Setup of old:
// top
module top #(
    parameter D_WIDTH = 16,
    parameter Q_BITS  = 13
)(
  input logic [D_WIDTH - 1 : 0] angle_in,
  input logic signed [D_WIDTH - 1 : 0] currA_in,
  input logic signed [D_WIDTH - 1 : 0] currB_in,
  input logic signed [D_WIDTH - 1 : 0] currC_in,
  input logic signed [D_WIDTH - 1 : 0] currT_in,
  input logic        [D_WIDTH - 1 : 0] periodTop,
  output logic pwmA_out,
  output logic pwmB_out,
  output logic pwmC_out,
  input logic signed [D_WIDTH - 1 : 0]  kpd, kpq,
  input logic signed [D_WIDTH - 1 : 0]  kid, kiq,
  input logic clear_pid,
  input  logic clk,
  input  logic rstb,
  input  logic valid,
  output logic ready
);
export LEC_CHECK = 0
export ABC_AREA = 0
export CAP_MARGIN = 10
export CELL_PAD_IN_SITES_DETAIL_PLACEMENT = 0
export CORE_ASPECT_RATIO = 1.04
export CORE_MARGIN = 2
export CORE_UTILIZATION = 72
export MAX_ROUTING_LAYER = met5
export MIN_ROUTING_LAYER = met1
export PLACE_DENSITY = 0.36
export SETUP_SLACK_MARGIN = 1.11
export SLEW_MARGIN = 20
create_clock -name core_clock -period 6.81 [get_ports {clk}]
run.sh (not shown) runs the stock make flow with config.mk's settings and CLKGATE_MAP_FILE=.
The flow for old finished, though final verification flagged setup timing.
Input changes introduced in new (baseline for comparison: old):
==> flow/config.mk <==
export PLATFORM = sky130hd
export DESIGN_NAME = top
export DESIGN_NICKNAME = top
export VERILOG_FILES = /design/flow/design.v
export SDC_FILE = /design/flow/constraint.sdc
export NUM_CORES = 4
export LEC_CHECK = 0
export ABC_AREA = 1
export CAP_MARGIN = 20
export CELL_PAD_IN_SITES_DETAIL_PLACEMENT = 0
export CORE_ASPECT_RATIO = 1.04
export CORE_MARGIN = 2
export CORE_UTILIZATION = 65
export CTS_CLUSTER_DIAMETER = 123
export MAX_ROUTING_LAYER = met5
export MIN_ROUTING_LAYER = met1
export PLACE_DENSITY_LB_ADDON = 0.04
export SETUP_SLACK_MARGIN = -0.9
export SLEW_MARGIN = 20
==> flow/constraint.sdc <==
create_clock -name core_clock -period 12.3 [get_ports {clk}]
set_input_delay 2.4600 -clock core_clock [delete_from_list [all_inputs] [get_ports {clk}]]
set_output_delay 2.4600 -clock core_clock [all_outputs]
set_load 0.01 [all_outputs]
- Summary of old and new: one run falls short of a clean finish, namely old.
- Ran to the end and failed final checks on setup timing: old.
- Relative to old, synthesized instance count has gone up in new.
- Fraction of the mapped netlist area in adder cells is lower on new
- [diff] total number of vias, new relative to old: regression
- new vs. old: met2 routed wirelength went up by about 6%.
- Against old, new reports a standby leakage power that is higher.
- Against old, new comes in 4.50 ns higher on register-to-register slack.
- Lower floorplan die area among new and old: old

Setup of v6:
top again, from the RTL that the note above started with.
clock: 5.37 ns
lec_check: 0
cap_margin: 20
core_margin: 2
core_utilization: 72
cts_cluster_diameter: 339
cts_cluster_size: 10
hold_slack_margin: 0.27
place_density: 0.37
setup_slack_margin: 1.19
slew_margin: 20
STATUS run=v6 STAGES=ALL_DONE FINAL_CHECKS=FAILED CAUSE=negative setup slack
Relative to v6, the following input files were edited for v45:
Settings: removing HOLD_SLACK_MARGIN (formerly 0.27); changing PLACE_DENSITY from 0.37 to 0.35; removing CTS_CLUSTER_DIAMETER (formerly 339); changing SETUP_SLACK_MARGIN from 1.19 to 1.74; removing CTS_CLUSTER_SIZE (formerly 10); changing the clock period (ns, I/O delays scaled along) from 5.37 to 7.25.
==> results <==
v45 finished end to end and its layout was clean on timing, DRC and antenna. No crash in v6: every stage finished, but the layout fails its final checks due to negative setup slack. v45 against v6: portion of total power attributed to sequential cells saw a decrease; total chip power saw a decrease; non-clock buffer count saw a decrease. In v45 the first-iteration detailed-routing DRC count turned out about 38% lower than in v6. Of v45 and v6, the run reporting the lower combined buffer and inverter count along the critical path was v45.
The inputs of v27 differ from those of v45 as listed below.
Settings: PLACE_DENSITY now 0.6, was 0.35; SETUP_SLACK_MARGIN no longer set, was 1.74; CORE_UTILIZATION now 61, was 72; MAX_ROUTING_LAYER now met4, previously not set; the clock period (ns, I/O delays scaled along) now 6.76, was 7.25.
[summary]
From the logs: v27 reached the end of the flow and failed the layout checks with negative setup slack.
Any difference in number of multi-input combinational cells between v27 and v45 is small enough to ignore.
Delay of the slowest cell on the worst path in v27 vs v45: down 0.06 ns
The largest fanout on the critical path number comes out lower for v27 vs v45.
Diff v45 and v27: number of nets in the finished design lower in v45
The worst setup path startpoint comes out svm0.state[4] in one run and svm0.state[2] in the other, namely in v45 and v27 respectively.
met3 track utilization from global routing, v45 and v27, higher one = v45.
Setup changes, v27 to v33
Settings: clearing MAX_ROUTING_LAYER, which used to be met4; swapping 61 for 72 in CORE_UTILIZATION; putting CTS_CLUSTER_SIZE at 97 where nothing was set; putting ABC_AREA at 1 where nothing was set; putting CTS_CLUSTER_DIAMETER at 373 where nothing was set; swapping 6.76 for 3.58 in the clock period (ns, I/O delays scaled along).
[summary]
- Worst setup timing slack at the placement stage deteriorates in v33 relative to v27.
- FAIL v33 @ global routing (5_1_grt): tool exited with error
- Placed cell count sits higher in v33 than in v27.
- Of v33 and v27, the lower die height belongs to v33.
- Number of standard cells reported by yosys: v33 vs v27 up 2842
- Per the comparison of v33 with v27, H-tree depth reported by CTS now smaller, horizontal die size went down, post-synthesis cell area now sits higher.
- On v33: synthesized chip area reported by yosys is 6.8% higher than what v27 gave.
- Higher sum of net half-perimeters after detailed placement among v33 and v27: v33
- Comparing v33 and v27, the lower count of cell types in the netlist is on v33.

Starting RTL as in the previous note.
clock: 10.4 ns
lec_check: 0
cap_margin: 20
cell_pad_in_sites_detail_placement: 1
core_aspect_ratio: 1.83
core_margin: 2
core_utilization: 40
cts_cluster_diameter: 315
gpl_routability_driven: 1
gpl_timing_driven: 0
max_routing_layer: met4
place_density: 0.6
slew_margin: 0
tns_end_percent: 85
Change:
==> flow/config.mk (replaced) <==
export PLATFORM = sky130hd
export DESIGN_NAME = top
export DESIGN_NICKNAME = top
export VERILOG_FILES = /design/flow/design.v
export SDC_FILE = /design/flow/constraint.sdc
export NUM_CORES = 4
export LEC_CHECK = 0
export CAP_MARGIN = 20
export CORE_MARGIN = 2
export CORE_UTILIZATION = 24
export PLACE_DENSITY = 0.6
export SLEW_MARGIN = 20
==> flow/constraint.sdc (replaced) <==
create_clock -name core_clock -period 10.8 [get_ports {clk}]
set_input_delay 2.1600 -clock core_clock [delete_from_list [all_inputs] [get_ports {clk}]]
set_output_delay 2.1600 -clock core_clock [all_outputs]
set_load 0.01 [all_outputs]
=> Power shrinks by 6.4%; cell area rises by 1.6%; setup slack improved by 2200 ps; synthesized area is unchanged; final cell count climbs by 13%.
Change:
--- a/flow/config.mk
+++ b/flow/config.mk
@@ -9,4 +9,5 @@
 export CORE_MARGIN = 2
-export CORE_UTILIZATION = 24
-export PLACE_DENSITY = 0.6
+export CORE_UTILIZATION = 72
+export PLACE_DENSITY = 0.64
+export SETUP_SLACK_MARGIN = 0.59
 export SLEW_MARGIN = 20
==> flow/constraint.sdc (replaced) <==
create_clock -name core_clock -period 6.54 [get_ports {clk}]
set_input_delay 1.3080 -clock core_clock [delete_from_list [all_inputs] [get_ports {clk}]]
set_output_delay 1.3080 -clock core_clock [all_outputs]
set_load 0.01 [all_outputs]
After rerunning: Now the flow produced a layout that fails on setup timing. Global-route usage is higher by 29 points. Worst setup slack gets worse by 3000 ps. Design area is higher by 5.2%. Sequential power is higher by 65%. Flip-flop count stays the same. Total power is higher by 72%. Area after synthesis stays the same. Maximum frequency is higher by 17%. Final cell count is lower by 18%.

Starting RTL as in the previous note.
Design top, start of the top module:
module top #(
    parameter D_WIDTH = 16,
    parameter Q_BITS  = 13
)(
  input logic [D_WIDTH - 1 : 0] angle_in,
  input logic signed [D_WIDTH - 1 : 0] currA_in,
  input logic signed [D_WIDTH - 1 : 0] currB_in,
  input logic signed [D_WIDTH - 1 : 0] currC_in,
  input logic signed [D_WIDTH - 1 : 0] currT_in,
  input logic        [D_WIDTH - 1 : 0] periodTop,
  output logic pwmA_out,
  output logic pwmB_out,
  output logic pwmC_out,
  input logic signed [D_WIDTH - 1 : 0]  kpd, kpq,
  input logic signed [D_WIDTH - 1 : 0]  kid, kiq,
  input logic clear_pid,
  input  logic clk,
  input  logic rstb,
  input  logic valid,
  output logic ready
);
  reg [         15 : 0] angle_r;
  reg [D_WIDTH - 1 : 0] currA_r;
  reg [D_WIDTH - 1 : 0] currB_r;
  reg [D_WIDTH - 1 : 0] currC_r;
  reg [D_WIDTH - 1 : 0] currT_r;
  reg [         15 : 0] periodTop_r;
  reg [4:0]             state;
  reg  [D_WIDTH - 1 : 0] a_in_matmul;
  reg  [D_WIDTH - 1 : 0] b_in_matmul;
  reg  [1:0]             op_in_matmul;
  wire [D_WIDTH - 1 : 0] a_out_matmul;
  ...
export LEC_CHECK = 0
export ABC_AREA = 0
export CAP_MARGIN = 20
export CELL_PAD_IN_SITES_DETAIL_PLACEMENT = 0
export CORE_ASPECT_RATIO = 1.04
export CORE_MARGIN = 2
export CORE_UTILIZATION = 72
export MAX_ROUTING_LAYER = met5
export MIN_ROUTING_LAYER = met1
export PLACE_DENSITY_LB_ADDON = 0.2
export SETUP_SLACK_MARGIN = -0.34
export SLEW_MARGIN = 20
create_clock -name core_clock -period 5.08 [get_ports {clk}]
The starting point ran to the end with violations: negative setup slack.
Edit:
ABC_AREA = 1   (was 0)
CORE_ASPECT_RATIO = default   (was 1.04)
CORE_UTILIZATION = 34   (was 72)
GPL_TIMING_DRIVEN = 0   (was default)
MAX_ROUTING_LAYER = default   (was met5)
PLACE_DENSITY_LB_ADDON = 0.09   (was 0.2)
SETUP_SLACK_MARGIN = default   (was -0.34)
clock period = 8.31 ns   (was 5.08 ns; I/O delays follow)
The new run finished with timing, DRC and antenna clean.
Clock power drops by 35%.
Clock skew shrinks by 19 ps.
Core utilization shrinks by 50 points.
Edit:
ABC_AREA = default   (was 1)
CELL_PAD_IN_SITES_DETAIL_PLACEMENT = default   (was 0)
CORE_UTILIZATION = 52   (was 34)
GPL_TIMING_DRIVEN = default   (was 0)
MIN_ROUTING_LAYER = default   (was met1)
PLACE_DENSITY = 0.6   (was default)
PLACE_DENSITY_LB_ADDON = default   (was 0.09)
clock period = 6.39 ns   (was 8.31 ns; I/O delays follow)
What happened: Now the flow finished but failed the layout checks on negative setup slack; total power drops by 26%; routed wire length drops by 25%; design area climbs by 0.40%; maximum frequency climbs by 14%; worst hold slack gets better by 67 ps; global-route usage climbs by 5.2 points; die area drops by 39%; area after synthesis drops by 6.4%; core utilization climbs by 24 points; count of clock-buffer cells in the layout drops by 10; register-to-register slack gets worse by 950 ps.
No activity file was given, so power comes from the tool's default toggle rates.
